==> design.v <==
module vga640x480(
    input wire i_clk,            
    input wire i_pix_stb,        
    input wire i_rst,            
    output wire o_hs,            
    output wire o_vs,            
    output wire o_blanking,      
    output wire o_active,        
    output wire o_screenend,     
    output wire o_animate,       
    output wire [9:0] o_x,       
    output wire [8:0] o_y        
    );
    localparam HS_STA = 16;               
    localparam HS_END = 16 + 96;          
    localparam HA_STA = 16 + 96 + 48;     
    localparam VS_STA = 480 + 10;         
    localparam VS_END = 480 + 10 + 2;     
    localparam VA_END = 480;              
    localparam LINE   = 800;              
    localparam SCREEN = 525;              
    reg [9:0] h_count;   
    reg [9:0] v_count;   
    assign o_hs = ~((h_count >= HS_STA) & (h_count < HS_END));
    assign o_vs = ~((v_count >= VS_STA) & (v_count < VS_END));
    assign o_x = (h_count < HA_STA) ? 0 : (h_count - HA_STA);
    assign o_y = (v_count >= VA_END) ? (VA_END - 1) : (v_count);
    assign o_blanking = ((h_count < HA_STA) | (v_count > VA_END - 1));
    assign o_active = ~((h_count < HA_STA) | (v_count > VA_END - 1)); 
    assign o_screenend = ((v_count == SCREEN - 1) & (h_count == LINE));
    assign o_animate = ((v_count == VA_END - 1) & (h_count == LINE));
    always @ (posedge i_clk)
    begin
        if (i_rst)   
        begin
            h_count <= 0;
            v_count <= 0;
        end
        if (i_pix_stb)   
        begin
            if (h_count == LINE)   
            begin
                h_count <= 0;
                v_count <= v_count + 1;
            end
            else 
                h_count <= h_count + 1;
            if (v_count == SCREEN)   
                v_count <= 0;
        end
    end
endmodule
module blockRunner(
    input wire CLK,              
    input wire RST_BTN,          
    output wire VGA_HS_O,        
    output wire VGA_VS_O,        
    output reg [3:0] VGA_R,      
    output reg [3:0] VGA_G,      
    output reg [3:0] VGA_B,      
    output wire a, ba, c, d, e, f, g,
    output wire a1, ba1, c1, d1, e1, f1, g1,
    output wire a2, ba2, c2, d2, e2, f2, g2,
    output wire a3, ba3, c3, d3, e3, f3, g3,
    input SW0,
    input KEY0,
    input KEY1,
    input KEY2,
    input KEY3
    );
    wire rst = ~RST_BTN;     
    reg [15:0] cnt;
    reg pix_stb;
    always @(posedge CLK)
        if (RST_BTN == 1'b0)
            {pix_stb, cnt} <= 17'd0;
        else
            {pix_stb, cnt} <= cnt + 16'h8000;   
    wire [9:0] x;   
    wire [8:0] y;   
    vga640x480 display (
        .i_clk(CLK),
        .i_pix_stb(pix_stb),
        .i_rst(rst),
        .o_hs(VGA_HS_O),
        .o_vs(VGA_VS_O),
        .o_x(x),
        .o_y(y)
    );
   	wire backDrop, sun, moon, cloud, cloud2, cloud3;
   	assign backDrop = ((x > 0) & (y > 300) & (x < 640) & (y < 477)) ? 1 : 0;
	assign sun = ((x > 475) & (y > 50) & (x < 550) & (y < 125)) ? 1 : 0;
	assign moon = ((x > 475) & (y > 50) & (x < 550) & (y < 125)) ? 1 : 0;
	assign cloud = ((x > cloud1X) & (x < cloud1Width + cloud1X) & (y > 75) & (y < 125)) ? 1 : 0;
	assign cloud2 = ((x > cloud2X) & (x < cloud2Width + cloud2X) & (y > 100) & (y < 150)) ? 1 : 0;
	assign cloud3 = ((x > cloud3X) & (x < cloud3Width + cloud3X) & (y > 85) & (y < 135)) ? 1 : 0;
	assign star = ((x > 20) & (x < 25) & (y > 50) & (y < 55)) ? 1 : 0;
	assign star1 = ((x > 70) & (x < 75) & (y > 125) & (y < 130)) ? 1 : 0;
	assign star2 = ((x > 100) & (x < 105) & (y > 30) & (y < 35)) ? 1 : 0;
	assign star3 = ((x > 150) & (x < 155) & (y > 65) & (y < 70)) ? 1 : 0;
	assign star4 = ((x > 200) & (x < 205) & (y > 20) & (y < 25)) ? 1 : 0;
	assign star5 = ((x > 240) & (x < 245) & (y > 80) & (y < 85)) ? 1 : 0;
	assign star6 = ((x > 300) & (x < 305) & (y > 90) & (y < 95)) ? 1 : 0;
	assign star7 = ((x > 340) & (x < 345) & (y > 40) & (y < 45)) ? 1 : 0;
	assign star8 = ((x > 410) & (x < 415) & (y > 75) & (y < 80)) ? 1 : 0;
	assign star9 = ((x > 450) & (x < 455) & (y > 90) & (y < 95)) ? 1 : 0;
	assign o1left = ((x > 90) & (y > 120) & (x < 120) & (y < 250)) ? 1 : 0;
	assign o1right = ((x > 190) & (y > 120) & (x < 220) & (y < 250)) ? 1 : 0;
	assign o1top = ((x > 90) & (y > 120) & (x < 220) & (y < 150)) ? 1 : 0;
	assign o1bottom = ((x > 90) & (y > 220) & (x < 220) & (y < 250)) ? 1 : 0;
	assign o2left = ((x > 285) & (y > 120) & (x < 315) & (y < 250)) ? 1 : 0;
	assign o2right = ((x > 385 ) & (y > 120) & (x < 415) & (y < 250 )) ? 1 : 0;
	assign o2top = ((x > 285) & (y > 120) & (x < 415) & (y < 150)) ? 1 : 0;
	assign o2bottom = ((x > 285) & (y > 220) & (x < 415) & (y < 250)) ? 1 : 0;
	assign fleft = ((x > 480) & (y > 120) & (x < 510) & (y <  250)) ? 1 : 0;
	assign ftop = ((x > 490) & (y > 120) & (x < 570) & (y < 150)) ? 1 : 0;
	assign fbottom = ((x > 490) & (y > 180) & (x < 550) & (y < 210)) ? 1 : 0;
	reg[9:0] cloud1X, cloud2X, cloud3X;
	reg[9:0] cloud1Width, cloud2Width, cloud3Width;
	reg nightToggle, dayToggle;
always@(posedge CLK)
	begin
		case(s)
			menu: begin
					cloud1X <= 10'd110;
					cloud2X <= 10'd300;
					cloud3X <= 10'd10;
					cloud1Width <= 10'd100;
					cloud2Width <= 10'd100;
					cloud3Width <= 10'd90;
					nightToggle <= 1'd0;
					dayToggle <= 1'd1;
					end
			playingDay: begin
						if(countTime >= 990)
							begin
								cloud1X <= cloud1X + 3'd2;
								cloud2X <= cloud2X + 1'd1;
								cloud3X <= cloud3X + 1'd1;
							end
						if(countDayNight >= 20)
							begin
								nightToggle <= !nightToggle;
								dayToggle <= !dayToggle;
							end
						end
			playingNight: begin
						if(countTime >= 990)
							begin
								cloud1X <= cloud1X + 3'd2;
								cloud2X <= cloud2X + 1'd1;
								cloud3X <= cloud3X + 1'd1;
							end
						if(countDayNight >= 20)
							begin
								nightToggle <= !nightToggle;
								dayToggle <= !dayToggle;
							end
						end		
		endcase
	end
	reg [1:0] s;
	reg [1:0] ns;
	parameter 
		menu = 2'd0,
		lose = 2'd1,
		playingDay = 2'd2,
		playingNight = 2'd3;
always@(posedge CLK or negedge RST_BTN)
begin
	if (RST_BTN == 1'b0)
		begin
			s <= menu;
		end
	else
		begin
			s <= ns;
		end
end
always@(*)
begin
	case(s)
		menu: 	begin
				if(KEY0 == 1'b0)
				begin
					ns = playingDay;
				end
				else
					ns = menu;
				end
		playingDay: begin
				if(hit == 1'b1)
					ns = lose;
				else if(nightToggle)
					ns = playingNight;
				else
					ns = playingDay;
				end
		playingNight: begin
				if(hit == 1'b1)
					ns = lose;
				else if(dayToggle)
					ns = playingDay;
				else
					ns = playingNight;
				end
		lose: begin
				if(KEY1 == 1'b0)
					ns = menu;
				else
					ns = lose;
				end
	endcase
end
sevenSeg ones(oneOut[3], oneOut[2], oneOut[1], oneOut[0], a, ba, c, d, e, f, g);
sevenSeg tens(tenOut[3], tenOut[2], tenOut[1], tenOut[0], a1, ba1, c1, d1, e1, f1, g1);
sevenSeg hunds(hunOut[3], hunOut[2], hunOut[1], hunOut[0], a2, ba2, c2, d2, e2, f2, g2);
sevenSeg thous(thoOut[3], thoOut[2], thoOut[1], thoOut[0], a3, ba3, c3, d3, e3, f3, g3);
reg[3:0] oneCount, oneHi, oneOut;
reg[3:0] tenCount, tenHi, tenOut;
reg[3:0] hunCount, hunHi, hunOut;
reg[3:0] thoCount, thoHi, thoOut;
always@(posedge CLK)
	begin
		if(RST_BTN == 1'b0)
			begin
				oneHi <= 4'd0;
				tenHi <= 4'd0;
				hunHi <= 4'd0;
				thoHi <= 4'd0;
			end
		if(SW0 == 1'b1)
			begin
				oneOut <= oneHi;
				tenOut <= tenHi;
				hunOut <= hunHi;
				thoOut <= thoHi;
			end
		else
			begin
				oneOut <= oneCount;
				tenOut <= tenCount;
				hunOut <= hunCount;
				thoOut <= thoCount;
			end
		case(s)
			menu: begin
					oneCount <= 4'd0;
					tenCount <= 4'd0;
					hunCount <= 4'd0;
					thoCount <= 4'd0;
					end
			playingDay: begin
						if(countTime >= 1_000)
							begin
								oneCount <= oneCount + 1'd1;
								if(oneCount >= 4'd9)
									begin
										tenCount <= tenCount + 1'd1;
										oneCount <= 1'd0;
									end
								if(tenCount > 4'd9)
									begin
										hunCount <= hunCount + 1'd1;
										tenCount <= 1'd0;
									end
								if(hunCount > 4'd9)
									begin
										thoCount <= thoCount + 1'd1;
										hunCount <= 1'd0;
									end
							end
						end
				playingNight: begin
						if(countTime >= 1_000)
							begin
								oneCount <= oneCount + 1'd1;
								if(oneCount >= 4'd9)
									begin
										tenCount <= tenCount + 1'd1;
										oneCount <= 1'd0;
									end
								if(tenCount >= 4'd9)
									begin
										hunCount <= hunCount + 1'd1;
										tenCount <= 1'd0;
									end
								if(hunCount >= 4'd9)
									begin
										thoCount <= thoCount + 1'd1;
										hunCount <= 1'd0;
									end
							end
						end
				lose: begin
						if(thoCount > thoHi)
							begin
								oneHi <= oneCount;
								tenHi <= tenCount;
								hunHi <= hunCount;
								thoHi <= thoCount;
							end
						else if(thoCount == thoHi)
							begin
								if(hunCount > hunHi)
									begin
										oneHi <= oneCount;
										tenHi <= tenCount;
										hunHi <= hunCount;
										thoHi <= thoCount;
									end
								else if(hunCount == hunHi)
									begin
										if(tenCount > tenHi)
											begin
												oneHi <= oneCount;
												tenHi <= tenCount;
												hunHi <= hunCount;
												thoHi <= thoCount;
											end
										else if(tenCount == tenHi)
											begin
												if(oneCount > oneHi)
													begin
														oneHi <= oneCount;
														tenHi <= tenCount;
														hunHi <= hunCount;
														thoHi <= thoCount;
													end
											end
									end
							end
						end				
			endcase
	end
wire bg = ~(backDrop || sun || blocks[0] || blocks[1] || blocks[2] || blocks[3] || dino || cloud || cloud2 || cloud3) && (x >= 1 && x <= 639 && y >= 1 && y <= 479);
always@(*)
	begin
		case(s)
			menu: begin
						VGA_R[3] = backDrop | sun;        
						VGA_G[3] = blocks[0] | blocks[1] | blocks[3] | blocks[2] | sun;  
						VGA_B[3] = dino | bg;         
						VGA_R[2] = backDrop | sun | cloud | cloud2 | cloud3 | bg;         
						VGA_G[2] = blocks[0] | blocks[1] | blocks[3] | blocks[2] | backDrop | sun | cloud | cloud2 | cloud3 | bg;  
						VGA_B[2] = cloud | cloud2 | cloud3 | dino;         
						VGA_R[1] = backDrop | sun | cloud | cloud2 | cloud3 | bg;         
						VGA_G[1] = backDrop | sun | cloud | cloud2 | cloud3 | bg;  
						VGA_B[1] = backDrop | cloud | cloud2 | cloud3 | dino;         
						VGA_R[0] = backDrop | cloud | cloud2 | cloud3;         
						VGA_G[0] = cloud | cloud2 | cloud3;  
						VGA_B[0] = cloud | cloud2 | cloud3 | dino | bg;         
					end
			playingDay: begin
						VGA_R[3] = backDrop | sun;         
						VGA_G[3] = blocks[0] | blocks[1] | blocks[3] | blocks[2] | sun;  
						VGA_B[3] = dino | bg;         
						VGA_R[2] = backDrop | sun | cloud | cloud2 | cloud3 | bg;         
						VGA_G[2] = backDrop | blocks[0] | blocks[1] | blocks[3] | blocks[2] | sun | cloud | cloud2 | cloud3 | bg;  
						VGA_B[2] = dino | cloud | cloud2 | cloud3;         
						VGA_R[1] = backDrop | sun | cloud | cloud2 | cloud3 | bg;         
						VGA_G[1] = backDrop | sun | cloud | cloud2 | cloud3 | bg; 
						VGA_B[1] = backDrop | dino | cloud | cloud2 | cloud3;         
						VGA_R[0] = backDrop | cloud | cloud2 | cloud3;         
						VGA_G[0] = cloud | cloud2 | cloud3;  
						VGA_B[0] = dino | cloud | cloud2 | cloud3 | bg;         
					end
			playingNight: begin
						VGA_R[3] = moon | star | star1 | star2 | star3 | star4 | star5 | star6 | star7 | star8 | star9;
						VGA_G[3] = moon | star | star1 | star2 | star3 | star4 | star5 | star6 | star7 | star8 | star9 | blocks[0] | blocks[1] | blocks[3] | blocks[2];  
						VGA_B[3] = dino | moon | star | star1 | star2 | star3 | star4 | star5 | star6 | star7 | star8 | star9;         
						VGA_R[2] = backDrop | moon | cloud | cloud2 | cloud3 |star | star1 | star2 | star3 | star4 | star5 | star6 | star7 | star8 | star9;         
						VGA_G[2] = backDrop | moon | cloud | cloud2 | cloud3 | star | star1 | star2 | star3 | star4 | star5 | star6 | star7 | star8 | star9 | blocks[0] | blocks[1] | blocks[3] | blocks[2];  
						VGA_B[2] = dino | cloud | cloud2 | cloud3 | moon | star | star1 | star2 | star3 | star4 | star5 | star6 | star7 | star8 | star9;         
						VGA_R[1] = backDrop | moon | cloud | cloud2 | cloud3 | star | star1 | star2 | star3 | star4 | star5 | star6 | star7 | star8 | star9;         
						VGA_G[1] = backDrop | moon | cloud | cloud2 | cloud3 | star | star1 | star2 | star3 | star4 | star5 | star6 | star7 | star8 | star9; 
						VGA_B[1] = backDrop | dino | cloud | cloud2 | cloud3 | moon | star | star1 | star2 | star3 | star4 | star5 | star6 | star7 | star8 | star9;         
						VGA_R[0] = backDrop | cloud | cloud2 | cloud3 | moon | star | star1 | star2 | star3 | star4 | star5 | star6 | star7 | star8 | star9;         
						VGA_G[0] = cloud | cloud2 | cloud3 | moon | star | star1 | star2 | star3 | star4 | star5 | star6 | star7 | star8 | star9;  
						VGA_B[0] = dino | cloud | cloud2 | cloud3 | moon | star | star1 | star2 | star3 | star4 | star5 | star6 | star7 | star8 | star9;         
						end
			lose: begin
						VGA_R[0] = backDrop;         
						VGA_G[0] = blocks[0] | blocks[1] | blocks[3] | blocks[2];  
						VGA_B[0] = 0;         
						VGA_R[1] = backDrop | o1left | o1right | o1bottom | o1top | o2left | o2right | o2top | o2bottom | fleft | ftop | fbottom;         
						VGA_G[1] = 0;  
						VGA_B[1] = 0;        
						VGA_R[2] = backDrop;         
						VGA_G[2] = 0; 
						VGA_B[2] = 0;         
						VGA_R[3] = backDrop | o1left | o1right | o1bottom | o1top | o2left | o2right | o2top | o2bottom | fleft | ftop | fbottom;         
						VGA_G[3] = 0;  
						VGA_B[3] = 0;         
					end
		endcase
end
wire dino;
reg[9:0] dinoX;
reg[8:0] dinoY;
reg[9:0] dinoWidth;
reg[8:0] dinoHeight;
reg[1:0] direction;
reg[7:0] speedD;
reg[19:0] count;
reg[7:0] count2;
reg st_count2;
always@(posedge CLK)
	begin
		case(s)
		menu: 		begin
					dinoX <= 75;
					dinoWidth <= 15;
					dinoHeight <= 40;			
				end
		playingDay: begin
			if(KEY2 == 1'b0)  
				begin
					dinoX <= 75;
					dinoWidth <= 15;
					dinoHeight <= 20;
					speedD <= 2;
				end
			else 
				begin
					dinoX <= 75;
					dinoWidth <= 15;
					dinoHeight <= 40;
					speedD <= 2;
				end
			end
		playingNight: begin
			if(KEY2 == 1'b0)  
				begin
					dinoX <= 75;
					dinoWidth <= 15;
					dinoHeight <= 20;
					speedD <= 2;
				end
			else 
				begin
					dinoX <= 75;
					dinoWidth <= 15;
					dinoHeight <= 40;
					speedD <= 2;
				end
			end
		endcase
	end
always@(posedge CLK)
	begin
		if(RST_BTN == 1'b0)
			begin
				count <= 20'd0;
				count2 <= 8'd0;
				st_count2 <= 1'b0;
			end
		else
		begin
		if(count == 20'd5000)
			begin
				count <= 20'd0;
			end
		else
			begin
				count <= count + 20'd1;
			end
		if (st_count2 == 1'b1)
			begin
				if (count2 <= 8'd90)
					begin
						if (count == 20'd5000)
							begin
								count2 <= count2 + 1'b1;
							end
					end
				else
					begin
						st_count2 <= 1'b0;
						count2 <= 8'd0;
					end
			end
		case(s)
			playingDay: begin
						if(KEY3 == 1'b0)
							begin
								st_count2 <= 1'b1;
							end
						else if(KEY2 == 1'b0 && st_count2 == 1'b1)
							begin
								count2 <= 8'd90;
							end
						end
			playingNight: begin
						if(KEY3 == 1'b0)
							begin
								st_count2 <= 1'b1;
							end
						else if(KEY2 == 1'b0 && st_count2 == 1'b1)
							begin
								count2 <= 8'd90;
							end
						end
		endcase
		end
end
assign dino = ((x > dinoX) & (x < dinoWidth + dinoX) & (y > dinoY) & (y < dinoHeight + dinoY)) ? 1 : 0;
always@(posedge CLK)
	begin
		case(s)
			menu: begin
					dinoY <= 260;
					direction <= 2'd3;
					end
			playingDay: begin
					if(count == 20'd5000)  
						begin
							if(direction == 2'b1)
								begin
									dinoY <= dinoY - speedD;
								end
							else if(direction == 2'd2)
								begin
									dinoY <= dinoY + speedD;
								end
							else if (direction == 2'd3)
								begin
									dinoY <= dinoY;
								end
							if(count2 > 8'd0 && count2 <= 8'd45)
								begin
									direction <= 2'b1;
								end
							else if(count2 >= 8'd45 && count2 <= 8'd90)
								begin
									direction <= 2'd2;
								end
							else if(count2 == 8'd0)
								begin
									direction <= 2'd3;
								end
							end
							else if(KEY2 == 1'b0  && (count2 >= 90 || count2 == 0))  
								begin
									dinoY <= 280;
								end
							else if(count2 >= 90 || count2 == 0)
								begin
									dinoY <= 260;
								end
						end
			playingNight: begin
					if(count == 20'd5000)  
						begin
							if(direction == 2'b1)
								begin
									dinoY <= dinoY - speedD;
								end
							else if(direction == 2'd2)
								begin
									dinoY <= dinoY + speedD;
								end
							else if (direction == 2'd3)
								begin
									dinoY <= dinoY;
								end
							if(count2 > 8'd0 && count2 <= 8'd45)
								begin
									direction <= 2'b1;
								end
							else if(count2 >= 8'd45 && count2 <= 8'd90)
								begin
									direction <= 2'd2;
								end
							else if(count2 == 8'd0)
								begin
									direction <= 2'd3;
								end
							end
							else if(KEY2 == 1'b0  && (count2 >= 90 || count2 == 0))
								begin
									dinoY <= 280;
								end
							else if(count2 >= 90 || count2 == 0)
								begin
									dinoY <= 260;
								end
					end
		endcase
end
	randomBlock randGen(CLK, rstRand, rstSeed, seed, ranHeight, ranWidth, ranY);
	reg rstRand;
	wire[3:0] blocks;
	reg[9:0] b1X, b2X, b3X, b4X;
	reg[8:0] b1Y, b2Y, b3Y, b4Y;
	wire[8:0] ranY;
	reg[9:0] b1Width, b2Width, b3Width, b4Width;
	wire[8:0] ranWidth;
	reg[8:0] b1Height, b2Height, b3Height, b4Height;
	wire[8:0] ranHeight;
	reg[7:0] speedB;
	reg[19:0] countB1, countB2;
	reg[25:0] countTime;
	reg[5:0] countTime2, countDayNight;
	assign blocks[0] = ((x > b1X) & (x < b1Width + b1X) & (y > b1Y) & (y < b1Height + b1Y)) ? 1 : 0;
	assign blocks[1] = ((x > b2X) & (x < b2Width + b2X) & (y > b2Y) & (y < b2Height + b2Y)) ? 1 : 0;
	assign blocks[2] = ((x > b3X) & (x < b3Width + b3X) & (y > b3Y) & (y < b3Height + b3Y)) ? 1 : 0;
	assign blocks[3] = ((x > b4X) & (x < b4Width + b4X) & (y > b4Y) & (y < b4Height + b4Y)) ? 1 : 0;
always@(posedge CLK) 
	begin
		if(RST_BTN == 1'b0)
			begin
				countTime <= 26'd0;
				countB1 <= 20'd0;
			end
		case(s)
			menu: begin
				b1Width <= 20;
				b2Width <= 20;
				b3Width <= 20;
				b4Width <= 25;
				b1Height <= 20;
				b2Height <= 40;
				b3Height <= 30;
				b4Height <= 10;
				b1Y <= 280;
				b2Y <= 260;
				b3Y <= 270;
				b4Y <= 260;
				b1X <= 10;
				b2X <= 690;
				b3X <= 460;
				b4X <= 230;
				speedB <= 1;
				countTime2 <= 1'd0;
				countDayNight <= 1'd0;
				rstRand <= 1'b0;
				end
			playingDay:	begin
					rstRand <= 1'b1;				
					if(blocks[0] == 1'b1 && (b1X < 1 || b1X > 679))
						begin
							b2Width <= ranWidth;
							b2Height <= ranHeight;
							b2Y <= ranY;
						end
					if(blocks[1] == 1'b1 && (b2X < 1 || b2X > 679))
						begin
							b3Width <= ranWidth;
							b3Height <= ranHeight;
							b3Y <= ranY;
						end
					if(blocks[2] == 1'b1 && (b3X < 1 || b3X > 679))
						begin
							b4Width <= ranWidth;
							b4Height <= ranHeight;
							b4Y <= ranY;
						end
					if(blocks[3] == 1'b1 && (b4X < 1 || b4X > 679))
						begin
							b1Width <= ranWidth;
							b1Height <= ranHeight;
							b1Y <= ranY;
						end
					countTime <= countTime + 1'd1;
					countB1 <= countB1 + 1'd1;
					if(countB1 == 20'd5000)
						begin
							b1X <= b1X - speedB;
							b2X <= b2X - speedB;
							b3X <= b3X - speedB;
							b4X <= b4X - speedB;
							countB1 <= 20'd0;
						end
					if(countTime >= 1_000)
						begin
							countTime <= 0;
							countTime2 <= countTime2 + 1'd1;
							countDayNight <= countDayNight + 1'd1;
						end
					if(countTime2 >= 5'd30 && speedB <= 5'd3)
						begin
							speedB <= speedB + 1'd1;
							countTime2 <= 1'd0;
						end
					if(countDayNight >= 5'd20)
						begin
							countDayNight <= 5'd0;
						end
				end
			playingNight:	begin
					rstRand <= 1'b1;
					if(blocks[0] == 1'b1 && (b1X < 1 || b1X > 679))
						begin
							b1Width <= ranWidth;
							b1Height <= ranHeight;
							b1Y <= ranY;
						end
					if(blocks[1] == 1'b1 && (b2X < 1 || b2X > 679))
						begin
							b2Width <= ranWidth;
							b2Height <= ranHeight;
							b2Y <= ranY;
						end
					if(blocks[2] == 1'b1 && (b3X < 1 || b3X > 679))
						begin
							b3Width <= ranWidth;
							b3Height <= ranHeight;
							b3Y <= ranY;
						end
					if(blocks[3] == 1'b1 && (b4X < 1 || b4X > 679))
						begin
							b4Width <= ranWidth;
							b4Height <= ranHeight;
							b4Y <= ranY;
						end
					countTime <= countTime + 1'd1;
					countB1 <= countB1 + 1'd1;
					if(countB1 == 20'd5000)
						begin
							b1X <= b1X - speedB;
							b2X <= b2X - speedB;
							b3X <= b3X - speedB;
							b4X <= b4X - speedB;
							countB1 <= 20'd0;
						end
					if(countTime >= 1_000)
						begin
							countTime <= 0;
							countTime2 <= countTime2 + 1'd1;
							countDayNight <= countDayNight + 1'd1;
						end
					if(countTime2 >= 5'd30 && speedB <= 5'd3)
						begin
							speedB <= speedB + 1'd1;
							countTime2 <= 1'd0;
						end
					if(countDayNight >= 5'd20)
						begin
							countDayNight <= 5'd0;
						end
				end
		endcase
	end
reg[2:0] seedCount, seed;
reg rstSeed;
always@(posedge CLK)
	begin
		case(s)
			menu: begin
					rstSeed <= 1'b1;
					seedCount <= 1'b0;
					end
			playingDay: begin
							rstSeed <= 1'b1;
							seedCount <= seedCount + 1'd1;
							if(seedCount >= 3'd8)
								begin
									seedCount <= 3'd0;
								end
							if(KEY3 == 1'b0 || KEY2 == 1'b0)
								begin
									rstSeed <= 1'b0;
									seed <= seedCount;
								end
							end
			playingNight: begin
							rstSeed <= 1'b1;
							seedCount <= seedCount + 1'd1;
							if(seedCount >= 3'd8)
								begin
									seedCount <= 3'd0;
								end
							if(KEY3 == 1'b0 || KEY2 == 1'b0)
								begin
									rstSeed <= 1'b0;
									seed <= seedCount;
								end
							end
		endcase
	end
wire hit;
assign hit = ((dino && blocks[0]) || (dino && blocks[1]) || (dino && blocks[3]) || (dino && blocks[2]));
endmodule
module sevenSeg(a, b, c, d, o1, o2, o3, o4, o5, o6, o7);
	input a, b, c, d; 
	output o1, o2, o3, o4, o5, o6, o7;
	assign o1 =~((~b&~d) | (~a&c) | (b&c) | (a&~d) | (~a&b&d) | (a&~b&~c));
	assign o2 =~((~a&~b) | (~b&~d) | (~a&~c&~d) | (~a&c&d) | (a&~c&d));
	assign o3 =~((~a&~c) | (~a&d) | (~c&d) | (~a&b) | (a&~b));
	assign o4 =~((~a&~b&~d) | (~b&c&d) | (b&~c&d) | (b&c&~d) | (a&~c&~d));
	assign o5 =~((~b&~d) | (c&~d) | (a&c) | (a&b));
	assign o6 =~((~c&~d) | (b&~d) | (a&~b) | (a&c) | (~a&b&~c));
	assign o7 =~((~b&c) | (c&~d) | (a&~b) | (a&d) | (~a&b&~c));
endmodule 
module linearFeedShiftReg(
input clk, rst, rstSeed,
input[2:0] seed,
output reg[2:0] out
);
always@(posedge clk)
	begin
		if(rst == 1'b0)
			out <= seed;
		else
			out <= {out[1]^out[2], out[2:0]};
	end
endmodule
module randomBlock(
input clk, rst, rstSeed,
input[2:0] seed,
output reg[5:0] height, width,
output reg[8:0] yVal
);
reg[2:0] S, NS;
wire[2:0] out;
linearFeedShiftReg regboi(clk, rstSeed, seed, out);
parameter
	blockT1 = 3'b000,
	blockT2 = 3'b001,
	blockT3 = 3'b010,
	blockT4 = 3'b011,
	blockT5 = 3'b100,
	blockT6 = 3'b101,
	blockT7 = 3'b110,
	blockT8 = 3'b111;
always@(posedge clk or negedge rst)
	begin
		if(rst == 1'b0)
			S <= blockT1;
		else
			S <= NS;
	end
always@(posedge clk)
	begin
		case(S)
			blockT1: begin
						height <= 6'd20;
						width <= 6'd20;
						yVal <= 9'd280;
						NS <= blockT2;
						end
			blockT2: begin
						height <= 6'd40;
						width <= 6'd15;
						yVal <= 9'd260;
						NS <= blockT3;
						end
			blockT3: begin
						height <= 6'd30;
						width <= 6'd10;
						yVal <= 9'd270;
						NS <= blockT4;
						end
			blockT4: begin
						height <= 6'd40;
						width <= 6'd20;
						yVal <= 9'd260;
						NS <= blockT5;
						end
			blockT5: begin
						height <= 6'd35;
						width <= 6'd20;
						yVal <= 9'd265;
						NS <= blockT6;
						end
			blockT6: begin
						height <= 6'd10;
						width <= 6'd25;
						yVal <= 9'd270;
						NS <= blockT7;
						end
			blockT7: begin
						height <= 6'd10;
						width <= 6'd25;
						yVal <= 9'd280;
						NS <= blockT8;
						end
			blockT8: begin
						height <= 6'd10;
						width <= 6'd25;
						yVal <= 9'd260;
						NS <= blockT1;
						end
			default: NS <= out;
		endcase
	end
endmodule
==> run.sh <==
#!/bin/bash
# the make line also repeats each setting of config.mk as NAME=value (left out here)
make -C /OpenROAD-flow-scripts/flow DESIGN_CONFIG=/design/flow/config.mk WORK_HOME=/design/flow/orfs CLKGATE_MAP_FILE= finish
==> config.mk <==
export PLATFORM = sky130hd
export DESIGN_NAME = blockRunner
export DESIGN_NICKNAME = blockRunner
export VERILOG_FILES = /design/flow/design.v
export SDC_FILE = /design/flow/constraint.sdc
export NUM_CORES = 4
export LEC_CHECK = 0
export CAP_MARGIN = 20
export CORE_MARGIN = 2
export CORE_UTILIZATION = 52
export SLEW_MARGIN = 20
==> constraint.sdc <==
create_clock -name core_clock -period 4.9 [get_ports {CLK}]
set_input_delay 0.9800 -clock core_clock [delete_from_list [all_inputs] [get_ports {CLK}]]
set_output_delay 0.9800 -clock core_clock [all_outputs]
set_load 0.01 [all_outputs]
==> results.txt, run 1 <==
outcome: failed layout checks
SO Viols: setup timing
port bufs: 48
final-layout fill cell count: 4037
Seq group: 0.00515 W
CTS buffer count: 39
Top-area cell share: 27.6%
CTS tree: yes
H-tree level count: 2
startpoint class of the critical path: flip-flop
Power Density: 551 nW/um2
DR DRC count: 0
Tot GR Track Use: 29.0%
ys async rst share: 2.11%
clock group power: 0.00285 W
CP most frequent cell: a21oi_1
Top Consumer: combinational cells
Period minus WS final: 5.39 ns
Worst Setup EP: VGA_B[0]
synth cell count leaders: 305 x ha_1, 277 x nor2_1, 256 x inv_1
Vias: 22241
gr ovfl total: 0
1st-pass router iterations: 6
Final Max Slew Viols: 0
Die W: 225 um
Critical path buffers and inverters: 2
Flops after synth: 332
Max Cap Viol: 0
clock slew at reported path FFs: 0.06 ns
WP data arrival: 4.41 ns
Synth Seq Share: 35.6%
I/O pin count: 49
Mux area share: 0.928%
unrepaired setup endpoints after global routing: true
maximum fanout along the worst path: 3
Crit. Startpoint: b3X[1]
vias in the first global route: 22236
Post-CTS Hold Fix Bufs: 0
Final Routed Wirelength: 73500 um
P_leak: 13.1 nW
Synth top cell by count: ha_1
DRT antenna net count: 0
Max rail drop VDD: 0.000455 V
CP Capture Type: output port
simple share: 18.9%
Yosys top cell by area: edfxtp_1
Comb power: 0.00922 W
cycle use final: 110%
switching share of power: 42.0%
R2R Path End: b1Height[1]
DP Area: 28900 um2
syn avg cell area: 8.98 um2
clk sinks: 332
Setup CP Type: flip-flop to output port
Flop pwr share: 29.9%
core area: 47900 um2
clock root buffer: clkbuf_16
slowest cell on the critical path: a2111o_1
crit path DRT: 3.92 ns
main logic family after synthesis: simple AND/OR/NAND/NOR gates
vertical die size: 225 um
crit path cell chain: ha_1, a21o_1, a21oi_1, o21bai_1, a21oi_1, nor3_1, xnor2_1, ha_1, a211o_1, a21oi_1, nand4_1, a2111o_1, nand4bb_4, nand4_1, buf_6, nand4bb_4, a41oi_2, buf_2
synthesized area: 25400 um2
Cell Type Count: 92
std cell rows: 80
crit-path leading delay family: AND-OR/OR-AND gates
Finished Cell Area: 31300 um2
Worst Tran Pin Value: 0.999 ns
first-pass GRT wire length: 116000 um
DIE AREA: 50500 um2
Setup TNS: -4.57 ns
pin count of the biggest net entering global routing: 60
Final nets: 3527
worst stage delay on the critical path: 0.40 ns
Clock Path Buffers: 3
Tool Warnings: 59
Clock Power Share: 16.5%
Logic pwr share: 53.6%
reg2reg start: b4X[0]
initial antenna violation count: 0
reg-to-reg slack, setup: 0.65 ns
top cells, area: edfxtp_1 28%, ha_1 15%, dfxtp_1 7.3%
AO/OA Area Share: 15.8%
flip-flops with a built-in enable: 233
Worst R2R Path Depth: 17
Final WS setup: -0.493 ns
Yosys Instances: 2824
initial DRC count: 1659
Pre-Place Util: 52.9%
Vias/cell: 5.78
Slew HR: 33.2%
final hold vios: 0
Worst Skew: 0.0187 ns
Psw: 0.00722 W
worst min path class: flip-flop to async pin
clock latency on the worst-skew pair: 0.58 ns
DR WL/cell: 19.1 um
area grow syn2layout: 23.3%
Yosys Chip Area: 25400 um2
Power Internal: 0.00999 W
GPL Wtd Cong: 0.969
Main synth FF type: edfxtp_1
Syn Inst Count: 2824
Antenna diodes: 0
number of cells on the critical path: 18
xor/xnor share: 6.63%
Synth warnings: 30
Achievable Freq: 185 MHz
Adder Area Share: 16.8%
HPWL Detailed: 55600 um
Setup-failing EPs final: 12
## area by class of cell
cell class	count	area (um2)	share of cell area (%)
Inverter	258	981	3.14
Clock buffer	50	1020	3.25
Tap cell	615	769	2.46
Timing Repair Buffer	419	3370	10.8
Sequential cell	332	9010	28.8
Multi-Input combinational cell	2151	15900	50.8
Clock inverter	22	225	0.720
## metal layers
metal	routed length [um]	vias to the layer above	global-route usage, %	share of wire, %
li1	-	10910	-	-
met3	2940	153	3.17	4.0
met4	2580	0	10.4	3.5
met5	0	-	0	0
met1	32800	10655	38.1	45
met2	35100	523	49.5	48
## timing repair
action | 4_1_cts | 5_1_grt
pin swaps | 70 | 56
resized | 143 | 89
endpoints found under the setup margin | 12 | 12
gates cloned | 0 | 0
setup buffers | 24 | 24
## metrics by stage
step | hold WS (ns) | util, % | std cells | power, W | setup WS (ns)
floorplan | 0.0276 | - | 2840 | 0.0107 | 0.00586
global placement | 0.0352 | 60.3 | 3731 | 0.0136 | -0.642
CTS | 0.0433 | 63.9 | 3825 | 0.0170 | -0.477
global route | 0.0540 | 65.2 | 3847 | 0.0187 | -0.729
detailed placement | 0.0373 | 60.3 | 3731 | 0.0140 | -0.722
finish | 0.0385 | 65.2 | 3847 | 0.0172 | -0.493
==> inputs of run 2 (changes only) <==
Settings changed: CELL_PAD_IN_SITES_DETAIL_PLACEMENT from default to 2, CELL_PAD_IN_SITES_GLOBAL_PLACEMENT from default to 1, CORE_ASPECT_RATIO from default to 0.52, CORE_MARGIN 2 to 7, CTS_CLUSTER_DIAMETER from default to 107, CTS_CLUSTER_SIZE from default to 37, MAX_ROUTING_LAYER from default to met4, PLACE_DENSITY from default to 0.61, SETUP_SLACK_MARGIN from default to 0.03, TNS_END_PERCENT from default to 55.
Clock period 4.9 ns to 5.82 ns, I/O delays scaled along.
==> results.txt, run 2 <==
simple share: 18.9% (unchanged)
DIE AREA: 55500 um2 (+9.8%)
ys async rst share: 2.11% (unchanged)
Adder Area Share: 16.8% (unchanged)
stage where the run ended: detailed placement (3_5_place_dp)
vertical die size: 173 um (-23%)
synthesized area: 25400 um2 (unchanged)
GPL Wtd Cong: 1.04 (+7.0%)
flip-flops with a built-in enable: 233 (unchanged)
AO/OA Area Share: 15.8% (unchanged)
Yosys Chip Area: 25400 um2 (unchanged)
synth cell count leaders: 305 x ha_1, 277 x nor2_1, 256 x inv_1
outcome: did not finish
Cell Type Count: 92 (unchanged)
Synth top cell by count: ha_1
Run Error: [ERROR DPL-0033] detailed placement checks failed during check placement.
Synth warnings: 30 (unchanged)
top cells, area: edfxtp_1 28%, ha_1 15%, dfxtp_1 7.3%
Pre-Place Util: 52.6% (-0.26 points)
port bufs: 48 (unchanged)
Yosys top cell by area: edfxtp_1
xor/xnor share: 6.63% (unchanged)
core area: 48200 um2 (+0.50%)
I/O pin count: 49 (unchanged)
Flops after synth: 332 (unchanged)
Syn Inst Count: 2824 (unchanged)
Mux area share: 0.928% (unchanged)
syn avg cell area: 8.98 um2 (unchanged)
Synth Seq Share: 35.6% (unchanged)
Main synth FF type: edfxtp_1
Top-area cell share: 27.6% (unchanged)
Yosys Instances: 2824 (unchanged)
main logic family after synthesis: simple AND/OR/NAND/NOR gates
Die W: 320 um (+42%)
std cell rows: 58 (-28%)
==> run 2: per-stage QoR <==
stage	instance area, um2	power [W]	instances	setup TNS, ns
3_3_place_gp	27100	0.0109	3543	-2.06
2_1_floorplan	25400	0.00897	2840	0
==> inputs of run 3 (changes only) <==
Settings changed: CELL_PAD_IN_SITES_DETAIL_PLACEMENT 2 to default, CELL_PAD_IN_SITES_GLOBAL_PLACEMENT 1 to default, CORE_ASPECT_RATIO 0.52 to default, CORE_MARGIN 7 to 2, CORE_UTILIZATION 52 to 64, CTS_CLUSTER_DIAMETER 107 to default, CTS_CLUSTER_SIZE 37 to default, MAX_ROUTING_LAYER met4 to default, PLACE_DENSITY 0.61 to default, SETUP_SLACK_MARGIN 0.03 to 2.0, TNS_END_PERCENT 55 to default.
Clock period 5.82 ns to 7.45 ns, I/O delays scaled along.
==> results.txt, run 3 <==
Synth warnings: 30 (unchanged)
std cell rows: 72 (+24%)
synthesized area: 25400 um2 (unchanged)
port bufs: 48 (unchanged)
FF+latch area: 9020 um2
Max Cap Viol: 0
top cells, area: edfxtp_1 28%, ha_1 15%, dfxtp_1 7.3%
vias in the first global route: 21649
R2R Path End: b2Y[1]
xor/xnor share: 6.63% (unchanged)
crit path DRT: 5.96 ns
Clock Power Share: 16.3%
grt met1 use: 44.7%
syn avg cell area: 8.98 um2 (unchanged)
number of cells on the critical path: 20
Worst Skew: 0.0202 ns
M2 GR Usage: 57.1%
CP most frequent cell: buf_6
Final Max Slew Viols: 0
Slew HR: 29.9%
logic area: 15900 um2
AO/OA Area Share: 15.8% (unchanged)
crit path cell chain: ha_1, a211o_1, nand3_2, nand2b_1, a21oi_2, nor3_2, xnor2_1, ha_1, a21oi_2, nor2b_1, o21ai_1, o311ai_2, nor4b_2, o311ai_2, nand4_1, buf_6, nand4bb_4, buf_6, a31oi_4, buf_6
simple share: 18.9% (unchanged)
pre-CTS setup slack: 0.740 ns
Placed Cells: 3349
DRT antenna net count: 0
Setup-failing EPs final: 0
Setup TNS: 0 ns
first-pass GRT wire length: 113000 um
Power Internal: 0.00616 W
Worst Tran Pin Value: 1.05 ns
DR DRC count: 0
ys async rst share: 2.11% (unchanged)
Max rail drop VDD: 0.000321 V
I/O pin count: 49 (unchanged)
Pre-Place Util: 65.2% (+13 points)
CP Capture Type: output port
final hold vios: 0
crit-path leading delay family: AND-OR/OR-AND gates
reg-to-reg slack, setup: 2.68 ns
slowest cell on the critical path: edfxtp_1
flip-flops with a built-in enable: 233 (unchanged)
startpoint class of the critical path: flip-flop
main logic family after synthesis: simple AND/OR/NAND/NOR gates
CTS tree: yes
clock slew at reported path FFs: 0.07 ns
Yosys Instances: 2824 (unchanged)
Tool Warnings: 61
Mux area share: 0.928% (unchanged)
Final nets: 3315
Synth Seq Share: 35.6% (unchanged)
Worst R2R Path Depth: 16
core area: 38900 um2 (-19%)
unrepaired setup endpoints after global routing: true
Finished Cell Area: 29600 um2
Flop pwr share: 32.2%
Vias: 22366
Top-area cell share: 27.6% (unchanged)
Cell Type Count: 92 (unchanged)
P_leak: 12.1 nW
Worst Setup EP: VGA_B[3]
Syn Inst Count: 2824 (unchanged)
worst stage delay on the critical path: 0.46 ns
WP data arrival: 4.57 ns
worst min path class: flip-flop to async pin
area grow syn2layout: 16.6%
DP Area: 26600 um2
Comb power: 0.00558 W
final-layout fill cell count: 2679
maximum fanout along the worst path: 6
cycle use final: 81.4%
Logic pwr share: 51.4%
Power Density: 367 nW/um2
Crit. Startpoint: b4X[1]
Period minus WS final: 6.06 ns
Final WS setup: 1.39 ns
1st-pass router iterations: 6
clock latency on the worst-skew pair: 0.57 ns
initial antenna violation count: 0
Setup CP Type: flip-flop to output port
Psw: 0.00469 W
clock root buffer: clkbuf_16
GPL Wtd Cong: 0.993 (-4.3%)
gr ovfl total: 0
Hold Slack: 0.0383 ns
Clock Path Buffers: 3
DR WL/cell: 20.2 um
Tot GR Track Use: 34.2%
Critical path buffers and inverters: 3
CTS buffer count: 36
clk sinks: 332
outcome: complete, no violations
Top Consumer: combinational cells
Die W: 203 um (-37%)
Antenna diodes: 0
Synth top cell by count: ha_1
Vias/cell: 6.33
vertical die size: 203 um (+17%)
Flops after synth: 332 (unchanged)
Achievable Freq: 165 MHz
HPWL Detailed: 50000 um
Yosys Chip Area: 25400 um2 (unchanged)
Yosys top cell by area: edfxtp_1
DIE AREA: 41200 um2 (-26%)
reg2reg start: b1Y[1]
Main synth FF type: edfxtp_1
fin cells: 3534
Adder Area Share: 16.8% (unchanged)
Final Routed Wirelength: 71500 um
pin count of the biggest net entering global routing: 60
Seq group: 0.00350 W
initial DRC count: 2122
GRT met3 Usage: 4.57%
switching share of power: 43.3%
H-tree level count: 2
clock group power: 0.00177 W
synth cell count leaders: 305 x ha_1, 277 x nor2_1, 256 x inv_1
Top Usage Layer GRT: met2
run 3: final cells by class:
cell class	instances	share of cell area, %
Timing Repair Buffer	210	6.23
Sequential cell	332	30.5
Inverter	258	3.34
Clock inverter	19	0.635
Multi-Input combinational cell	2151	53.8
Tap cell	518	2.19
Clock buffer	46	3.28
run 3: per-layer routing:
layer  part of all wire (%)  vias up  wire length [um]
met4                    4.3        0              3040
met2                     47      933             33600
met1                     42    10726             30100
li1                       -    10487                 -
met5                      0        -                 0
met3                    6.7      220              4790
run 3: stage by stage:
step                power, W  utilization (%)
global placement     0.00829             68.3
detailed placement   0.00854             68.3
CTS                   0.0106             74.8
finish                0.0108             76.0
global route          0.0116             76.0
floorplan            0.00701                -
run 3: timing repair:
action | 4_1_cts | 5_1_grt
hold buffers | 0 | 0
resized | 178 | 75
pin swaps | 41 | 62
cloned | 1 | 0
setup endpoints to repair | 12 | 12
setup buffers | 95 | 24
==> inputs of run 4 (changes only) <==
Settings changed: ABC_AREA from default to 1, CORE_UTILIZATION 64 to 70, CTS_CLUSTER_SIZE from default to 73, SETUP_SLACK_MARGIN 2.0 to default.
Clock period 7.45 ns to 4.62 ns, I/O delays scaled along.
==> results.txt, run 4 <==
outcome: failed layout checks
SO Viols: setup timing
Worst Skew: 0.0303 ns (+0.0101 ns)
Max rail drop VDD: 0.000559 V (+74%)
synth cell count leaders: 639 x nand2_1, 515 x inv_1, 424 x nor2_1
crit-path leading delay family: simple AND/OR/NAND/NOR gates
initial DRC count: 2588 (+22%)
ys async rst share: 2.11% (unchanged)
Max Cap Viol: 0 (unchanged)
Final Max Slew Viols: 0 (unchanged)
FF+latch area: 9010 um2 (about the same)
Yosys top cell by area: edfxtp_1
Slew HR: 30.5% (+0.53 points)
CTS buffer count: 37 (+2.8%)
port bufs: 48 (unchanged)
pin count of the biggest net entering global routing: 47 (-22%)
Worst R2R Path Depth: 22 (+6)
Tool Warnings: 61 (unchanged)
Vias/cell: 6.22 (-1.7%)
WP data arrival: 4.51 ns (-0.06 ns)
clock latency on the worst-skew pair: 0.59 ns (+0.02 ns)
initial antenna violation count: 0 (unchanged)
DIE AREA: 38500 um2 (-6.5%)
Top Consumer: combinational cells
Pre-Place Util: 70.9% (+5.7 points)
synthesized area: 25900 um2 (+2.1%)
flip-flops with a built-in enable: 233 (unchanged)
CP most frequent cell: nand2_1
final-layout fill cell count: 2179 (-19%)
Final Power: 0.0192 W (+77%)
clock group power: 0.00310 W (+75%)
vertical die size: 196 um (-3.3%)
Post-CTS Hold Fix Bufs: 0 (unchanged)
vias in the first global route: 25190 (+16%)
xor/xnor share: 3.65% (-3.0 points)
Top-area cell share: 27.0% (-0.57 points)
Logic pwr share: 55.5% (+4.1 points)
Power Density: 635 nW/um2 (+73%)
Period minus WS final: 5.44 ns
logic area: 15200 um2 (-4.7%)
Comb power: 0.0107 W (+92%)
Crit. Startpoint: b3X[1]
worst stage delay on the critical path: 0.44 ns (-0.02 ns)
pre-CTS setup slack: -0.464 ns (-1.20 ns)
AO/OA Area Share: 11.5% (-4.3 points)
reg-to-reg slack, setup: 0.33 ns (-2.35 ns)
Yosys Instances: 3375 (+20%)
Setup CP Type: flip-flop to output port
final hold vios: 0 (unchanged)
Synth top cell by count: nand2_1
Syn Inst Count: 3375 (+20%)
1st-pass router iterations: 7 (+1)
Synth Seq Share: 34.8% (-0.74 points)
Tot GR Track Use: 40.9% (+6.7 points)
Adder Area Share: 15.8% (-0.97 points)
Vias: 25709 (+15%)
switching share of power: 45.9% (+2.7 points)
top cells, area: edfxtp_1 27%, ha_1 15%, nand2_1 9.3%
HPWL Detailed: 55400 um (+11%)
Main synth FF type: edfxtp_1
reg2reg start: b3X[1]
Power Internal: 0.0104 W (+69%)
Seq group: 0.00544 W (+55%)
P_leak: 14.2 nW (+17%)
clock slew at reported path FFs: 0.06 ns (about the same)
maximum fanout along the worst path: 4 (-2)
startpoint class of the critical path: flip-flop
Final nets: 3964 (+20%)
crit path DRT: 3.70 ns (-2.26 ns)
number of cells on the critical path: 26 (+30%)
core area: 36500 um2 (-6.2%)
Flops after synth: 332 (unchanged)
CP Capture Type: output port
Cell Type Count: 63 (-32%)
R2R Path End: b3Y[3]
area grow syn2layout: 16.8%
Final WS setup: -0.816 ns (-2.20 ns)
Yosys Chip Area: 25900 um2 (+2.1%)
Mux area share: 0% (-0.93 points)
Worst Setup EP: VGA_G[3]
Synth warnings: 30 (unchanged)
clock root buffer: clkbuf_16
I/O pin count: 49 (unchanged)
DR WL/cell: 19.7 um (-2.6%)
clk sinks: 332 (unchanged)
Flop pwr share: 28.3% (-3.9 points)
Clock Power Share: 16.2% (about the same)
H-tree level count: 2 (unchanged)
Setup TNS: -6.99 ns (-6.99 ns)
GPL Wtd Cong: 1.02 (+2.5%)
Achievable Freq: 184 MHz
DR DRC count: 0 (unchanged)
Antenna diodes: 0 (unchanged)
first-pass GRT wire length: 126000 um (+11%)
Clock Path Buffers: 3 (unchanged)
Setup-failing EPs final: 12 (+12)
Final Routed Wirelength: 81500 um (+14%)
Critical path buffers and inverters: 3 (unchanged)
DRT antenna net count: 0 (unchanged)
cycle use final: 118% (+36 points)
Psw: 0.00882 W (+88%)
main logic family after synthesis: simple AND/OR/NAND/NOR gates
Worst Tran Pin Value: 1.04 ns (-0.00800 ns)
syn avg cell area: 7.67 um2 (-15%)
gr ovfl total: 0 (unchanged)
worst min path class: flip-flop to async pin
unrepaired setup endpoints after global routing: true
slowest cell on the critical path: edfxtp_1
Die W: 196 um (-3.3%)
std cell rows: 70 (-2.8%)
simple share: 25.6% (+6.7 points)
CTS tree: yes
==> run 4: final cells by class <==
class,count,area share [%]
Multi-Input combinational cell,2479,50.2
Sequential cell,332,29.8
Timing Repair Buffer,259,7.32
Inverter,529,6.60
Clock buffer,40,3.10
Tap cell,468,1.94
Clock inverter,27,1.06
==> run 4: what timing repair did <==
item | in CTS | in global routing
endpoints found under the setup margin | 12 | 12
buffers inserted | 33 | 10
resized | 133 | 39
pin swaps | 42 | 27
==> run 4: through the flow <==
step	util (%)	area, um2	hold WS [ns]	std cells
2_1_floorplan	-	26000	0.0276	3391
3_5_place_dp	77.2	28200	0.0371	4024
3_3_place_gp	77.2	28200	0.0334	4024
5_1_grt	82.8	30200	0.0521	4134
4_1_cts	82.1	30000	0.0435	4123
6_report	82.8	30200	0.0415	4134
==> run 4: per-layer routing <==
metal / routed length (um) / track usage (%) / part of all wire, % / up-vias
met5: 0 / 0 / 0 / -
met4: 5140 / 21.8 / 6.3 / 0
met3: 8520 / 7.65 / 10 / 456
met2: 37700 / 69.5 / 46 / 1628
met1: 30100 / 49.4 / 37 / 11804
li1: - / - / - / 11821
==> inputs of run 5 (changes only) <==
Settings changed: ABC_AREA 1 to default, CELL_PAD_IN_SITES_DETAIL_PLACEMENT from default to 2, CORE_UTILIZATION 70 to 66, CTS_CLUSTER_SIZE 73 to default, GPL_ROUTABILITY_DRIVEN from default to 0, GPL_TIMING_DRIVEN from default to 1, PLACE_DENSITY_LB_ADDON from default to 0.1, SETUP_SLACK_MARGIN from default to 1.03, SLEW_MARGIN 20 to 10.
Clock period 4.62 ns to 5.37 ns, I/O delays scaled along.
==> results.txt, run 5 <==
core area: 37800 um2 (+3.4%)
Synth Seq Share: 35.6% (+0.74 points)
flip-flops with a built-in enable: 233 (unchanged)
port bufs: 48 (unchanged)
Mux area share: 0.928% (+0.93 points)
vertical die size: 200 um (+1.9%)
I/O pin count: 49 (unchanged)
Pre-Place Util: 67.2% (-3.7 points)
Cell Type Count: 92 (+46%)
simple share: 18.9% (-6.7 points)
Die W: 200 um (+1.9%)
top cells, area: edfxtp_1 28%, ha_1 15%, dfxtp_1 7.3%
DIE AREA: 40000 um2 (+3.8%)
Yosys Instances: 2824 (-16%)
synthesized area: 25400 um2 (-2.1%)
Syn Inst Count: 2824 (-16%)
AO/OA Area Share: 15.8% (+4.3 points)
synth cell count leaders: 305 x ha_1, 277 x nor2_1, 256 x inv_1
Top-area cell share: 27.6% (+0.57 points)
Synth warnings: 30 (unchanged)
Run Error: [ERROR DPL-0033] detailed placement checks failed during check placement.
syn avg cell area: 8.98 um2 (+17%)
ys async rst share: 2.11% (unchanged)
outcome: did not finish
stage where the run ended: detailed placement (3_5_place_dp)
Flops after synth: 332 (unchanged)
main logic family after synthesis: simple AND/OR/NAND/NOR gates
std cell rows: 71 (+1.4%)
Adder Area Share: 16.8% (+0.97 points)
xor/xnor share: 6.63% (+3.0 points)
Main synth FF type: edfxtp_1
Yosys top cell by area: edfxtp_1
Yosys Chip Area: 25400 um2 (-2.1%)
Synth top cell by count: ha_1
## run 5: stage by stage
stage / cells / setup WS (ns)
floorplan: 2840 / 0.660
global placement: 3415 / -0.0440
==> inputs of run 6 (changes only) <==
Settings changed: ABC_AREA from default to 1, CAP_MARGIN 20 to 35, CORE_MARGIN 2 to 8, CORE_UTILIZATION 66 to 40, CTS_CLUSTER_SIZE from default to 84, GPL_ROUTABILITY_DRIVEN 0 to default, GPL_TIMING_DRIVEN 1 to default, MAX_ROUTING_LAYER from default to met4, PLACE_DENSITY_LB_ADDON 0.1 to default, SETUP_SLACK_MARGIN 1.03 to -0.68, SLEW_MARGIN 10 to 0.
Clock period 5.37 ns to 10.0 ns, I/O delays scaled along.
==> results.txt, run 6 <==
outcome: complete, no violations
Period minus WS final: 8.09 ns
crit path DRT: 8.00 ns
Logic pwr share: 55.2%
Tool Warnings: 57
Gates resized, CTS repair: 0
Flops after synth: 332 (unchanged)
Top-area cell share: 27.0% (-0.57 points)
Synth warnings: 30 (unchanged)
number of cells on the critical path: 20
worst stage delay on the critical path: 0.94 ns
CP Capture Type: output port
Top Consumer: combinational cells
std cell rows: 93 (+31%)
Cell Type Count: 63 (-32%)
DR DRC count: 0
Yosys Instances: 3375 (+20%)
Pre-Place Util: 40.3% (-27 points)
Max Cap Viol: 0
vertical die size: 270 um (+35%)
Worst R2R Path Depth: 20
Max rail drop VDD: 0.000130 V
maximum fanout along the worst path: 21
Setup CP Type: flip-flop to output port
unrepaired setup endpoints after global routing: false
Syn Inst Count: 3375 (+20%)
Psw: 0.00520 W
Adder Area Share: 15.8% (-0.97 points)
synth cell count leaders: 639 x nand2_1, 515 x inv_1, 424 x nor2_1
port bufs: 48 (unchanged)
Seq group: 0.00279 W
startpoint class of the critical path: flip-flop
pin count of the biggest net entering global routing: 44
main logic family after synthesis: simple AND/OR/NAND/NOR gates
HPWL Detailed: 92000 um
initial antenna violation count: 9
Comb power: 0.00540 W
gr ovfl total: 0
Mux area share: 0% (-0.93 points)
Final nets: 3777
worst min path class: flip-flop to async pin
Post-CTS Hold Fix Bufs: 0
Power Internal: 0.00459 W
Die W: 270 um (+35%)
crit-path leading delay family: simple AND/OR/NAND/NOR gates
Yosys top cell by area: edfxtp_1
P_leak: 13.2 nW
Achievable Freq: 124 MHz
CP most frequent cell: nand2_1
DRT antenna net count: 0
Synth Seq Share: 34.8% (-0.74 points)
clock root buffer: clkbuf_16
crit path cell chain: nand2_4, nand2_1, nand2_1, clkinv_1, ha_1, nand2_1, inv_1, and3_1, nand4_1, nand2_1, inv_1, nand2_1, nand3_1, nor2_1, nor2_1, nand4_1, o21ai_1, nand2_1, nand2_1, clkdlybuf4s50_1
cycle use final: 80.9%
Critical path buffers and inverters: 4
GPL Wtd Cong: 0.984
final hold vios: 0
initial DRC count: 2678
CTS buffer count: 40
Crit. Startpoint: display.h_count[7]
simple share: 25.6% (+6.7 points)
DIE AREA: 73100 um2 (+83%)
Final Max Slew Viols: 0
flip-flops with a built-in enable: 233 (unchanged)
Tot GR Track Use: 37.3%
Worst Skew: 0.0195 ns
slowest cell on the critical path: clkinv_1
Yosys Chip Area: 25900 um2 (+2.1%)
H-tree level count: 2
core area: 64200 um2 (+70%)
switching share of power: 53.1%
Vias/cell: 6.32
clk sinks: 332
R2R Path End: b2Y[0]
Main synth FF type: edfxtp_1
Synth top cell by count: nand2_1
first-pass GRT wire length: 205000 um
Hold Slack: 0.0461 ns
Power Density: 339 nW/um2
clock group power: 0.00160 W
Clock Path Buffers: 3
Worst Setup EP: VGA_R[2]
Worst Tran Pin Value: 1.10 ns
CTS tree: yes
DR WL/cell: 32.0 um
WP data arrival: 6.09 ns
Setup-failing EPs final: 0
AO/OA Area Share: 11.5% (-4.3 points)
Slew HR: 26.2%
post-CTS setup buffer count: 0
xor/xnor share: 3.65% (-3.0 points)
Clock Power Share: 16.4%
Final Routed Wirelength: 139000 um
ys async rst share: 2.11% (unchanged)
syn avg cell area: 7.67 um2 (-15%)
area grow syn2layout: 11.6%
Setup TNS: 0 ns
1st-pass router iterations: 6
vias in the first global route: 30444
reg-to-reg slack, setup: 4.78 ns
synthesized area: 25900 um2 (+2.1%)
Vias: 27472
clock latency on the worst-skew pair: 0.62 ns
I/O pin count: 49 (unchanged)
clock slew at reported path FFs: 0.06 ns
top cells, area: edfxtp_1 27%, ha_1 15%, nand2_1 9.3%
reg2reg start: display.h_count[7]
Final Power: 0.00979 W
Flop pwr share: 28.5%
[run 6: metrics by stage]
stage | instances | setup slack, ns | instance area [um2] | utilization, %
2_1_floorplan | 3391 | 4.82 | 26000 | -
3_3_place_gp | 4257 | 3.58 | 27400 | 42.7
3_5_place_dp | 4262 | 2.93 | 27500 | 42.8
4_1_cts | 4336 | 2.05 | 28800 | 44.9
5_1_grt | 4347 | 1.84 | 28900 | 45.0
6_report | 4347 | 1.91 | 28900 | 45.0
[run 6: per-layer routing]
metal	vias up	wire [um]	track usage, %
li1	11429	-	-
met1	13837	53900	43.3
met2	1646	65100	60.4
met5	-	0	-
met3	560	12200	8.44
met4	0	8000	18.8
[run 6: cell type report]
type	count	area [um2]
diodes	9	22.5
multi-input cells	2479	14700
flip-flops and latches	332	9010
inverters	529	1990
fillers	7235	35300
repair buffers	69	698
clock inverters	17	220
well taps	855	1070
clock buffers	57	1140
==> inputs of run 7 (changes only) <==
Settings changed: CAP_MARGIN 35 to 20, CELL_PAD_IN_SITES_DETAIL_PLACEMENT 2 to default, CORE_MARGIN 8 to 2, CORE_UTILIZATION 40 to 70, CTS_CLUSTER_SIZE 84 to default, MAX_ROUTING_LAYER met4 to default, SETUP_SLACK_MARGIN -0.68 to default, SLEW_MARGIN 0 to 20.
Clock period 10.0 ns to 5.11 ns, I/O delays scaled along.
==> results.txt, run 7 <==
initial DRC count: 2254 (-16%)
unrepaired setup endpoints after global routing: true
WP data arrival: 4.22 ns (-1.87 ns)
CP most frequent cell: nor2_1
Crit. Startpoint: b3X[0]
Critical path buffers and inverters: 4 (unchanged)
CTS tree: yes
Vias/cell: 6.10 (-3.5%)
Seq group: 0.00491 W (+76%)
vias in the first global route: 24752 (-19%)
Final Routed Wirelength: 75300 um (-46%)
HPWL Detailed: 53900 um (-41%)
Clock Power Share: 16.3% (about the same)
outcome: failed layout checks
cycle use final: 103% (+22 points)
1st-pass router iterations: 8 (+2)
Mux area share: 0% (unchanged)
AO/OA Area Share: 11.5% (unchanged)
synth cell count leaders: 639 x nand2_1, 515 x inv_1, 424 x nor2_1
SO Viols: setup timing
clock group power: 0.00269 W (+68%)
reg2reg start: b3X[0]
Yosys top cell by area: edfxtp_1
Tot GR Track Use: 38.8% (+1.6 points)
Setup-failing EPs final: 6 (+6)
Top-area cell share: 27.0% (unchanged)
logic area: 15100 um2 (+2.1%)
Worst R2R Path Depth: 23 (+15%)
crit-path leading delay family: simple AND/OR/NAND/NOR gates
Flop pwr share: 29.8% (+1.3 points)
Period minus WS final: 5.24 ns
final-layout fill cell count: 2383 (-67%)
top cells, area: edfxtp_1 27%, ha_1 15%, nand2_1 9.3%
CP Capture Type: output port
area grow syn2layout: 13.4%
Final nets: 3883 (+2.8%)
Max rail drop VDD: 0.000673 V (+420%)
DIE AREA: 38500 um2 (-47%)
gr ovfl total: 0 (unchanged)
Flops after synth: 332 (unchanged)
core area: 36500 um2 (-43%)
R2R Path End: b4Y[4]
Adder Area Share: 15.8% (unchanged)
Worst Skew: 0.0164 ns (-0.00312 ns)
Psw: 0.00748 W (+44%)
reg-to-reg slack, setup: 0.68 ns (-4.10 ns)
syn avg cell area: 7.67 um2 (unchanged)
main logic family after synthesis: simple AND/OR/NAND/NOR gates
clock latency on the worst-skew pair: 0.57 ns (-0.05 ns)
Post-CTS Hold Fix Bufs: 0 (unchanged)
first-pass GRT wire length: 120000 um (-41%)
slowest cell on the critical path: edfxtp_1
synthesized area: 25900 um2 (unchanged)
Max Cap Viol: 0 (unchanged)
DRT antenna net count: 0 (unchanged)
Top Consumer: combinational cells
simple share: 25.6% (unchanged)
worst stage delay on the critical path: 0.40 ns (-0.54 ns)
DR DRC count: 0 (unchanged)
Pre-Place Util: 70.9% (+31 points)
Worst Setup EP: VGA_G[3]
final hold vios: 0 (unchanged)
number of cells on the critical path: 26 (+30%)
GPL Wtd Cong: 1.05 (+6.8%)
initial antenna violation count: 0 (-9)
port bufs: 48 (unchanged)
Tool Warnings: 60 (+5.3%)
maximum fanout along the worst path: 4 (-81%)
Clock Path Buffers: 3 (unchanged)
vertical die size: 196 um (-27%)
Yosys Chip Area: 25900 um2 (unchanged)
crit path DRT: 4.09 ns (-3.91 ns)
clk sinks: 332 (unchanged)
switching share of power: 45.4% (-7.7 points)
Hold Slack: 0.0436 ns (-0.00253 ns)
xor/xnor share: 3.65% (unchanged)
P_leak: 13.7 nW (+3.9%)
std cell rows: 70 (-25%)
startpoint class of the critical path: flip-flop
ys async rst share: 2.11% (unchanged)
worst min path class: flip-flop to async pin
Final Max Slew Viols: 0 (unchanged)
I/O pin count: 49 (unchanged)
Achievable Freq: 191 MHz
Synth top cell by count: nand2_1
Syn Inst Count: 3375 (unchanged)
Main synth FF type: edfxtp_1
Setup CP Type: flip-flop to output port
Worst Tran Pin Value: 0.963 ns (-0.137 ns)
Final WS setup: -0.129 ns (-2.03 ns)
Slew HR: 35.6% (+9.4 points)
Synth Seq Share: 34.8% (unchanged)
clock slew at reported path FFs: 0.06 ns (about the same)
clock root buffer: clkbuf_16
Comb power: 0.00887 W (+64%)
Cell Type Count: 63 (unchanged)
Setup TNS: -0.611 ns (-0.611 ns)
Die W: 196 um (-27%)
DR WL/cell: 18.6 um (-42%)
Power Internal: 0.00898 W (+96%)
Power Density: 561 nW/um2 (+66%)
Synth warnings: 30 (unchanged)
Vias: 24728 (-10%)
H-tree level count: 2 (unchanged)
FF+latch area: 9010 um2 (unchanged)
Antenna diodes: 0 (-9)
pin count of the biggest net entering global routing: 60 (+36%)
flip-flops with a built-in enable: 233 (unchanged)
Logic pwr share: 53.9% (-1.3 points)
Yosys Instances: 3375 (unchanged)
CTS buffer count: 37 (-7.5%)
-- run 7: through the flow --
step,cell area (um2),worst slack [ns],power [W],instances,utilization (%)
floorplan,26000,0.910,0.0104,3391,-
global route,29400,-0.314,0.0177,4053,80.4
CTS,29100,0.00259,0.0159,4038,79.7
global placement,27400,0.0862,0.0122,3927,74.9
detailed placement,27400,-0.0625,0.0128,3927,74.9
finish,29400,-0.129,0.0165,4053,80.4
-- run 7: what timing repair did --
action	CTS	global route
gates cloned	1	0
setup endpoints to repair	11	11
pin swaps	17	30
gates resized	83	52
setup buffers	43	14
-- run 7: final cells by class --
class | count | share of cell area, %
multi-input combinational | 2480 | 51.3
tap | 468 | 1.99
clock inverter | 16 | 0.511
inverter | 529 | 6.84
timing repair buffer | 177 | 5.10
clock buffer | 51 | 3.55
sequential | 332 | 30.7
-- run 7: layer usage --
layer / share of wire (%) / global-route usage, % / vias up
li1: - / - / 11646
met3: 9.0 / 6.05 / 356
met1: 38 / 47.7 / 11470
met5: 0 / 0 / -
met4: 5.6 / 20.3 / 0
met2: 47 / 66.2 / 1256
==> inputs of run 8 (changes only) <==
Settings changed: ABC_AREA 1 to default, CAP_MARGIN 20 to 15, CORE_MARGIN 2 to 6, CORE_UTILIZATION 70 to 40, MIN_ROUTING_LAYER from default to met2.
Clock period 5.11 ns to 10.0 ns, I/O delays scaled along.
==> results.txt, run 8 <==
Tot GR Track Use: 31.4% (-7.5 points)
first-pass GRT wire length: 118000 um (-1.8%)
Final nets: 3191 (-18%)
Worst Skew: 0.0303 ns (+0.0139 ns)
FF+latch area: 9010 um2 (unchanged)
Power Internal: 0.00456 W (-49%)
Max rail drop VDD: 0.000173 V (-74%)
Die W: 264 um (+34%)
H-tree level count: 2 (unchanged)
worst min path class: flip-flop to async pin
Flop pwr share: 32.7% (+2.9 points)
std cell rows: 91 (+30%)
Yosys Instances: 2824 (-16%)
Setup CP Type: flip-flop to output port
Adder Area Share: 16.8% (+0.97 points)
Comb power: 0.00390 W (-56%)
port bufs: 48 (unchanged)
Max Cap Viol: 0 (unchanged)
outcome: complete, no violations
reg2reg start: display.h_count[5]
simple share: 18.9% (-6.7 points)
worst stage delay on the critical path: 0.89 ns (+0.49 ns)
number of cells on the critical path: 14 (-46%)
Final Max Slew Viols: 0 (unchanged)
CP Capture Type: output port
Final WS setup: 1.48 ns (+1.61 ns)
AO/OA Area Share: 15.8% (+4.3 points)
Slew HR: 24.8% (-11 points)
logic area: 15100 um2 (+0.32%)
Mux area share: 0.928% (+0.93 points)
synthesized area: 25400 um2 (-2.1%)
Worst R2R Path Depth: 14 (-39%)
pin count of the biggest net entering global routing: 65 (+8.3%)
area grow syn2layout: 11.6%
final-layout fill cell count: 6082 (+160%)
crit-path leading delay family: AND-OR/OR-AND gates
clock root buffer: clkbuf_16
top cells, area: edfxtp_1 28%, ha_1 15%, dfxtp_1 7.3%
I/O pin count: 49 (unchanged)
Top Consumer: combinational cells
core area: 62200 um2 (+70%)
startpoint class of the critical path: flip-flop
DR DRC count: 0 (unchanged)
crit path DRT: 8.00 ns (+3.91 ns)
Setup-failing EPs final: 0 (-6)
Worst Setup EP: VGA_G[2]
Clock Power Share: 19.3% (+3.0 points)
DIE AREA: 69600 um2 (+81%)
clk sinks: 332 (unchanged)
initial DRC count: 5956 (+160%)
Finished Cell Area: 28300 um2 (-3.6%)
Achievable Freq: 117 MHz
Yosys top cell by area: edfxtp_1
Post-CTS Hold Fix Bufs: 0 (unchanged)
syn avg cell area: 8.98 um2 (+17%)
R2R Path End: b2Y[1]
DP Area: 26900 um2 (-1.8%)
Vias/cell: 7.80 (+28%)
Gates resized, CTS repair: 0 (-100%)
final hold vios: 0 (unchanged)
P_leak: 11.5 nW (-17%)
clock latency on the worst-skew pair: 0.61 ns (+0.04 ns)
Synth Seq Share: 35.6% (+0.74 points)
main logic family after synthesis: simple AND/OR/NAND/NOR gates
GPL Wtd Cong: 0.979 (-6.9%)
Pre-Place Util: 40.8% (-30 points)
Cell Type Count: 92 (+46%)
Tool Warnings: 57 (-5.0%)
vias in the first global route: 31415 (+27%)
Final Routed Wirelength: 75700 um (+0.60%)
Main synth FF type: edfxtp_1
gr ovfl total: 0 (unchanged)
Yosys Chip Area: 25400 um2 (-2.1%)
Vias: 29153 (+18%)
cycle use final: 85.2% (-17 points)
Synth top cell by count: ha_1
Period minus WS final: 8.52 ns
synth cell count leaders: 305 x ha_1, 277 x nor2_1, 256 x inv_1
WP data arrival: 6.52 ns (+2.30 ns)
Setup TNS: 0 ns (+0.611 ns)
initial antenna violation count: 0 (unchanged)
Worst Tran Pin Value: 1.11 ns (+0.150 ns)
CTS tree: yes
Power Density: 287 nW/um2 (-49%)
Critical path buffers and inverters: 2 (-2)
switching share of power: 43.8% (-1.6 points)
post-CTS setup buffer count: 0 (-100%)
CTS buffer count: 40 (+8.1%)
HPWL Detailed: 54800 um (+1.6%)
Logic pwr share: 48.0% (-5.9 points)
Crit. Startpoint: display.h_count[5]
Top-area cell share: 27.6% (+0.57 points)
Syn Inst Count: 2824 (-16%)
vertical die size: 264 um (+34%)
DR WL/cell: 20.3 um (+9.1%)
unrepaired setup endpoints after global routing: false
CP most frequent cell: a21oi_1
Clock Path Buffers: 3 (unchanged)
ys async rst share: 2.11% (unchanged)
slowest cell on the critical path: a2111oi_0
reg-to-reg slack, setup: 4.05 ns (+3.37 ns)
run 8: through the flow:
stage                     hold WS (ns)  total power (W)  std cells  utilization (%)
after floorplan                 0.0276          0.00522       2840                -
final                           0.0522          0.00812       3737             45.5
after global routing            0.0759          0.00877       3734             45.5
after CTS                       0.0552          0.00803       3734             45.5
after global placement          0.0420          0.00632       3660             43.2
after detailed placement        0.0473          0.00644       3660             43.2
run 8: area by class of cell:
type	instances	share of cell area [%]
Inverter	258	3.42
Timing Repair Buffer	82	2.58
Sequential cell	332	31.9
Multi-Input combinational cell	2151	53.4
Antenna cell	3	0.0265
Clock inverter	22	0.995
Tap cell	837	3.70
Clock buffer	52	3.99
run 8: layer usage:
layer	vias up	GRT usage [%]	wire, um
li1	10171	-	-
met1	10217	-	0
met2	7864	38.2	37300
met3	877	42.5	30900
met4	24	5.17	7000
met5	-	9.32	563
No activity file was given, so power comes from the tool's default toggle rates.
